==> inputs of trial 23 <==
// battle_ship
module battle_ship(
      input wire clk,			 
      input wire clr,
      input wire btnU,
      input wire btnD,
      input wire btnR,
      input wire btnL,
      input wire sel,
	    input sw,
      output wire [2:0] red,	 
      output wire [2:0] green,   
      output wire [1:0] blue,	     
      output wire [3:0] an,
      output wire [7:0] seg,
      output wire hsync,		 
      output wire vsync			 
	);
==> flow/config.mk <==
export PLATFORM = sky130hd
export DESIGN_NAME = battle_ship
export DESIGN_NICKNAME = battle_ship
export VERILOG_FILES = /design/flow/design.v
export SDC_FILE = /design/flow/constraint.sdc
export NUM_CORES = 4
export LEC_CHECK = 0
export CAP_MARGIN = 20
export CORE_MARGIN = 2
export CORE_UTILIZATION = 68
export SETUP_SLACK_MARGIN = -0.22
export SLEW_MARGIN = 20
==> flow/constraint.sdc <==
create_clock -name core_clock -period 3.32 [get_ports {clk}]
set_input_delay 0.6640 -clock core_clock [delete_from_list [all_inputs] [get_ports {clk}]]
set_output_delay 0.6640 -clock core_clock [all_outputs]
set_load 0.01 [all_outputs]
run.sh (not shown) runs the stock make flow with config.mk's settings and CLKGATE_MAP_FILE=.
==> trial 40 (differences from trial 23) <==
CORE_UTILIZATION = 40   (was 68)
SETUP_SLACK_MARGIN = 0.08   (was -0.22)
==> flow/constraint.sdc (replaced) <==
create_clock -name core_clock -period 4.75 [get_ports {clk}]
set_input_delay 0.9500 -clock core_clock [delete_from_list [all_inputs] [get_ports {clk}]]
set_output_delay 0.9500 -clock core_clock [all_outputs]
set_load 0.01 [all_outputs]
==> build 15 (differences from trial 23) <==
CORE_UTILIZATION = 65   (was 68)
SETUP_SLACK_MARGIN = 1.17   (was -0.22)
==> flow/constraint.sdc (replaced) <==
create_clock -name core_clock -period 4.49 [get_ports {clk}]
set_input_delay 0.8980 -clock core_clock [delete_from_list [all_inputs] [get_ports {clk}]]
set_output_delay 0.8980 -clock core_clock [all_outputs]
set_load 0.01 [all_outputs]
==> results <==
quantity	build 15	trial 23	trial 40
Run status	failed layout checks	failed layout checks	no timing/DRC/antenna violations
Reasons for failing layout checks	capacitance limit, slew limit	setup timing	-
Layout Utilization	82.7%	86.0%	44.7%
Clock network latency to the later pin of the worst-skew pair	580 ps	540 ps	560 ps
Clock network fraction of total power	37.6%	38.1%	42.6%
Unrepaired setup endpoints after global routing	true	true	false
Startpoint of the worst-slack reg-to-reg timing path	mySelections.seg[0]	mySelections.seg[2]	mySelections.seg[1]
Horizontal extent of the die	150 um	147 um	190 um
DP HPWL	37000 um	38600 um	39000 um
Critical path capture point	confirm_select.pships[27]	confirm_select.pships[22]	confirm_select.pships[27]
Switching Power	0.00175 W	0.00202 W	0.00136 W
Area of the die	22500 sq um	21600 sq um	36200 sq um
Combinational share of cell area	55.5%	50.9%	55.0%
Postcts setup bufs	67	3	0
CP Depth	17	19	17
Leakage Power	6.41 nW	6.86 nW	5.56 nW
Power, Total	0.00569 W	0.00700 W	0.00478 W
Number of placement rows	53	52	68
Placed Instances	2083	2316	2266
Global-route wire length before repair	83700 um	84100 um	79100 um
Non-filler instance count after layout	2251	2364	2314
Total core area	21000 sq um	20100 sq um	34400 sq um
Avg Vias per Cell	7.58	7.08	6.14
CP bufs+invs	0	4	0

========
==> run a: inputs <==
battle_ship again, from the RTL that the note above started with.
Settings: LEC_CHECK=0, CAP_MARGIN=20, CORE_MARGIN=2, CORE_UTILIZATION=58, CTS_CLUSTER_SIZE=61, HOLD_SLACK_MARGIN=0.3, SETUP_SLACK_MARGIN=1.97, SLEW_MARGIN=20, TNS_END_PERCENT=5; clock period 7.44 ns.
==> run b (differences from run a) <==
ABC_AREA = 1   (was not set)
CORE_UTILIZATION = 68   (was 58)
CTS_CLUSTER_SIZE = not set   (was 61)
HOLD_SLACK_MARGIN = not set   (was 0.3)
SETUP_SLACK_MARGIN = 0.9   (was 1.97)
TNS_END_PERCENT = not set   (was 5)
==> flow/constraint.sdc (replaced) <==
create_clock -name core_clock -period 3.32 [get_ports {clk}]
set_input_delay 0.6640 -clock core_clock [delete_from_list [all_inputs] [get_ports {clk}]]
set_output_delay 0.6640 -clock core_clock [all_outputs]
set_load 0.01 [all_outputs]
==> run c (differences from run a) <==
CORE_UTILIZATION = 66   (was 58)
CTS_CLUSTER_SIZE = not set   (was 61)
HOLD_SLACK_MARGIN = not set   (was 0.3)
SETUP_SLACK_MARGIN = -0.3   (was 1.97)
TNS_END_PERCENT = not set   (was 5)
==> flow/constraint.sdc (replaced) <==
create_clock -name core_clock -period 3.25 [get_ports {clk}]
set_input_delay 0.6500 -clock core_clock [delete_from_list [all_inputs] [get_ports {clk}]]
set_output_delay 0.6500 -clock core_clock [all_outputs]
set_load 0.01 [all_outputs]
==> run d (differences from run a) <==
ABC_AREA = 1   (was not set)
CORE_UTILIZATION = 72   (was 58)
CTS_CLUSTER_SIZE = not set   (was 61)
HOLD_SLACK_MARGIN = not set   (was 0.3)
SETUP_SLACK_MARGIN = not set   (was 1.97)
TNS_END_PERCENT = not set   (was 5)
==> flow/constraint.sdc (replaced) <==
create_clock -name core_clock -period 4.46 [get_ports {clk}]
set_input_delay 0.8920 -clock core_clock [delete_from_list [all_inputs] [get_ports {clk}]]
set_output_delay 0.8920 -clock core_clock [all_outputs]
set_load 0.01 [all_outputs]
==> COMMIT_EDITMSG <==
Record implementation results from latest flow run

- Summing the areas of all and, or, nand and nor instances in the mapped netlist gives between 30% and 40% of the synthesized area.
- Post-detailed-placement cell area: about 18000 sq um
- The run stopped with a tool error.
- First reported error: [ERROR DPL-0038] Utilization greater than 100%, impossible to legalize
* Last stage: clock tree synthesis
- Proportion of synthesized chip area in sequential cells: around 34%
- Die H: 147 um
- Per the synthesis report, the single largest cell type by area occupies 34.2% of cell area.
- Fraction of synthesized cell area in xor and xnor cells: around 1.7%
- Post-synthesis cell type with the largest instance count: sky130_fd_sc_hd__nand2_1
* Most frequent cells after synthesis: sky130_fd_sc_hd__nand2_1 (427), sky130_fd_sc_hd__inv_1 (385), sky130_fd_sc_hd__nor2_1 (306), sky130_fd_sc_hd__dfxtp_1 (237), sky130_fd_sc_hd__a21oi_1 (197)
- After synthesis, the design contains approximately 2200 cells according to Yosys.
the above is filed under run b

==> COMMIT_EDITMSG <==
Record implementation results from latest flow run

* Slack of the critical path: -971 ps
- In the post-synthesis netlist, the cell with the most instances is sky130_fd_sc_hd__nor2_1.
- The end-of-flow timing check tallies setup violations at approximately 60.
* Basic Gates by Area: between 20% and 30%
* Yosys cell count: approximately 1800
- Die H: between 100 and 150 um
* Blocking Checks: negative setup slack
- Most frequent cells after synthesis: sky130_fd_sc_hd__nor2_1 (307), sky130_fd_sc_hd__dfxtp_1 (237), sky130_fd_sc_hd__nand2_1 (220), sky130_fd_sc_hd__a21oi_1 (192), sky130_fd_sc_hd__o21ai_0 (72)
- Proportion of synthesized chip area in sequential cells: 34.2%
- Fraction of synthesized cell area in xor and xnor cells: around 2.4%
* Run status: finished with violations
the above is filed under run c

==> COMMIT_EDITMSG <==
Record implementation results from latest flow run

* Share of the synthesized area in the top cell type: about a third
- Yosys cell count: 1848
- Per the synthesis report, the XOR/XNOR share of the synthesized area is under 10%.
* Repair and plain buffers: roughly 45
- Run status: complete, no violations
- The floorplan step set the die width to about 160 um.
* Die H: between 150 and 200 um
* Worst-case clock skew: 27.1 ps
- By instance count, the leading cell after synthesis is sky130_fd_sc_hd__nor2_1.
- The final timing report lists a max-slew violation count of 0.
* Proportion of synthesized chip area in sequential cells: around a third
* Launch point of the worst reg-to-reg path: mySelections.seg[0]$_SDFFE_PP0P_
* Most frequent cells after synthesis: sky130_fd_sc_hd__nor2_1 (307), sky130_fd_sc_hd__dfxtp_1 (237), sky130_fd_sc_hd__nand2_1 (220), sky130_fd_sc_hd__a21oi_1 (192), sky130_fd_sc_hd__o21ai_0 (72)
the above is filed under run a

==> COMMIT_EDITMSG <==
Record implementation results from latest flow run

- Count of hold buffers inserted by post-cts repair: 0
- Run status: stopped before the end
- Fraction of synthesized cell area in xor and xnor cells: between 1.5 and 2%
- Most frequent cells after synthesis: sky130_fd_sc_hd__nand2_1 (427), sky130_fd_sc_hd__inv_1 (385), sky130_fd_sc_hd__nor2_1 (306), sky130_fd_sc_hd__dfxtp_1 (237), sky130_fd_sc_hd__a21oi_1 (197)
- Last stage: global routing
- Of the post-synthesis cell area, the dominant cell type holds about a third.
- The placement stage leaves a total instance area of 16200 sq um.
- Basic Gates by Area: a little under a third
- Per the CTS log, the maximum H-tree level is 1.
* Die H: between 100 and 150 um
- First reported error: [ERROR GRT-0232] Routing congestion too high. Check the congestion heatmap in the GUI.
- Yosys cell count: approximately 2200
* GRT Total Usage: about 80%
- Proportion of synthesized chip area in sequential cells: 34.2%
- The most common cell in the synthesized netlist is sky130_fd_sc_hd__nand2_1.
the above is filed under run d


========
==> v10 <==
Starting RTL as in the previous note.
## battle_ship
module battle_ship(
      input wire clk,			 
      input wire clr,
      input wire btnU,
      input wire btnD,
      input wire btnR,
      input wire btnL,
      input wire sel,
	    input sw,
      output wire [2:0] red,	 
      output wire [2:0] green,   
      output wire [1:0] blue,	     
      output wire [3:0] an,
      output wire [7:0] seg,
      output wire hsync,		 
      output wire vsync			 
	);
Settings: LEC_CHECK=0, ABC_AREA=0, CAP_MARGIN=20, CORE_MARGIN=2, CORE_UTILIZATION=65, GPL_ROUTABILITY_DRIVEN=1, MAX_ROUTING_LAYER=met5, PLACE_DENSITY_LB_ADDON=0.24, SETUP_SLACK_MARGIN=0.35, SLEW_MARGIN=20; clock period 2.75 ns.
==> v27 (differences from v10) <==
==> flow/config.mk (replaced) <==
export PLATFORM = sky130hd
export DESIGN_NAME = battle_ship
export DESIGN_NICKNAME = battle_ship
export VERILOG_FILES = /design/flow/design.v
export SDC_FILE = /design/flow/constraint.sdc
export NUM_CORES = 4
export LEC_CHECK = 0
export ABC_AREA = 1
export CAP_MARGIN = 20
export CORE_MARGIN = 2
export CORE_UTILIZATION = 68
export SETUP_SLACK_MARGIN = 0.82
export SLEW_MARGIN = 20
==> flow/constraint.sdc (replaced) <==
create_clock -name core_clock -period 3.16 [get_ports {clk}]
set_input_delay 0.6320 -clock core_clock [delete_from_list [all_inputs] [get_ports {clk}]]
set_output_delay 0.6320 -clock core_clock [all_outputs]
set_load 0.01 [all_outputs]
==> v26 (differences from v10) <==
==> flow/config.mk (replaced) <==
export PLATFORM = sky130hd
export DESIGN_NAME = battle_ship
export DESIGN_NICKNAME = battle_ship
export VERILOG_FILES = /design/flow/design.v
export SDC_FILE = /design/flow/constraint.sdc
export NUM_CORES = 4
export LEC_CHECK = 0
export CAP_MARGIN = 20
export CORE_MARGIN = 2
export CORE_UTILIZATION = 65
export CTS_CLUSTER_DIAMETER = 28
export SETUP_SLACK_MARGIN = 1.17
export SLEW_MARGIN = 20
export TNS_END_PERCENT = 5
==> flow/constraint.sdc (replaced) <==
create_clock -name core_clock -period 4.26 [get_ports {clk}]
set_input_delay 0.8520 -clock core_clock [delete_from_list [all_inputs] [get_ports {clk}]]
set_output_delay 0.8520 -clock core_clock [all_outputs]
set_load 0.01 [all_outputs]
==> notes.md <==
Summary of the current implementation state.

- The run finished with no timing, DRC or antenna violations.
- For met2 alone, demand over resource in global routing was 74.4%.
- The CTS sink count is 237, for reference.
- The global-route track usage on met1 is roughly 59%, for reference.
- In this run the cell area of the synthesized design comes to 13900 µm².
- For reference, the top cells by area after synthesis are dfxtp_1, nor2_1, a21oi_1, nand2_1, ha_1.
- The chip occupies 22500 µm².
- The sequential cell area fraction in the yosys report is 34.2%, for reference.
- The number of core rows is 53, for reference.
- Once placement finished, the instance area stood at 14500 µm².
- The HPWL after detailed placement is 36300 µm, for reference.
- In this run, post-CTS hold repair placed 0 buffers.
- For reference, the post-synthesis area per instance comes to between 7 and 8 µm².
- The netlist uses 103 different library cells.
- Among all cell types in the netlist, the one instantiated most often is nor2_1.
- Overall routing resource usage recorded by global route was 47.3%.
- The vertical die dimension is around 150 µm, for reference.
- The portion of synthesized area spent on multiplexers is 0.658%.
- The adder-cell area share of the yosys netlist is roughly 3.6%, for reference.
The numbers above come from v26.

==> notes.md <==
Flow results are below.

- Global routing consumed, over all layers together, 93.3% of the routing resources.
- The sequential cell area fraction in the yosys report is 34.2%, for reference.
- The failing step is 5_1_grt, for reference.
- The cts-stage hold buffer count is 0, for reference.
- The flow did not finish.
- The clock drives 237 sinks.
- The first error in the log reads "[ERROR GRT-0232] Routing congestion too high. Check the congestion heatmap in the GUI".
- The global-route track usage on met1 is between 80% and 90%, for reference.
- The met2 demand-to-capacity share in global routing is 109%, for reference.
- The cell area after placement is 17200 µm², for reference.
The numbers above come from v10.

==> notes.md <==
Flow results are below.

- The vertical die dimension is 147 µm, for reference.
- The failing step is 4_1_cts, for reference.
- Per the OpenROAD floorplan log, the area of the die is 21500 µm².
- The flow did not finish.
- The number of flops mapped to enable cells by yosys is 0, for reference.
- By area the synthesized netlist is led by dfxtp_1, nand2_1, inv_1, nor2_1, a21oi_1.
- The floorplan has 52 rows.
- The tool reported: "[ERROR DPL-0038] Utilization greater than 100%, impossible to legalize".
- The multiplexer share of the synthesized area is 0%, for reference.
- Each instance of the synthesized netlist takes up on average between 6 and 7 µm².
- The number of different library cells in the post-synthesis netlist is 58, for reference.
- In the placement report, post-DP HPWL is listed as 39800 µm.
- Summing every instance area after synthesis gives 13900 µm².
- Summing the sequential cell areas from Yosys gives 34.2% of the chip area.
- Looking at the gate-level netlist, the highest instance count belongs to nand2_1.
The numbers above come from v27.

Power and IR drop assume default switching activity.
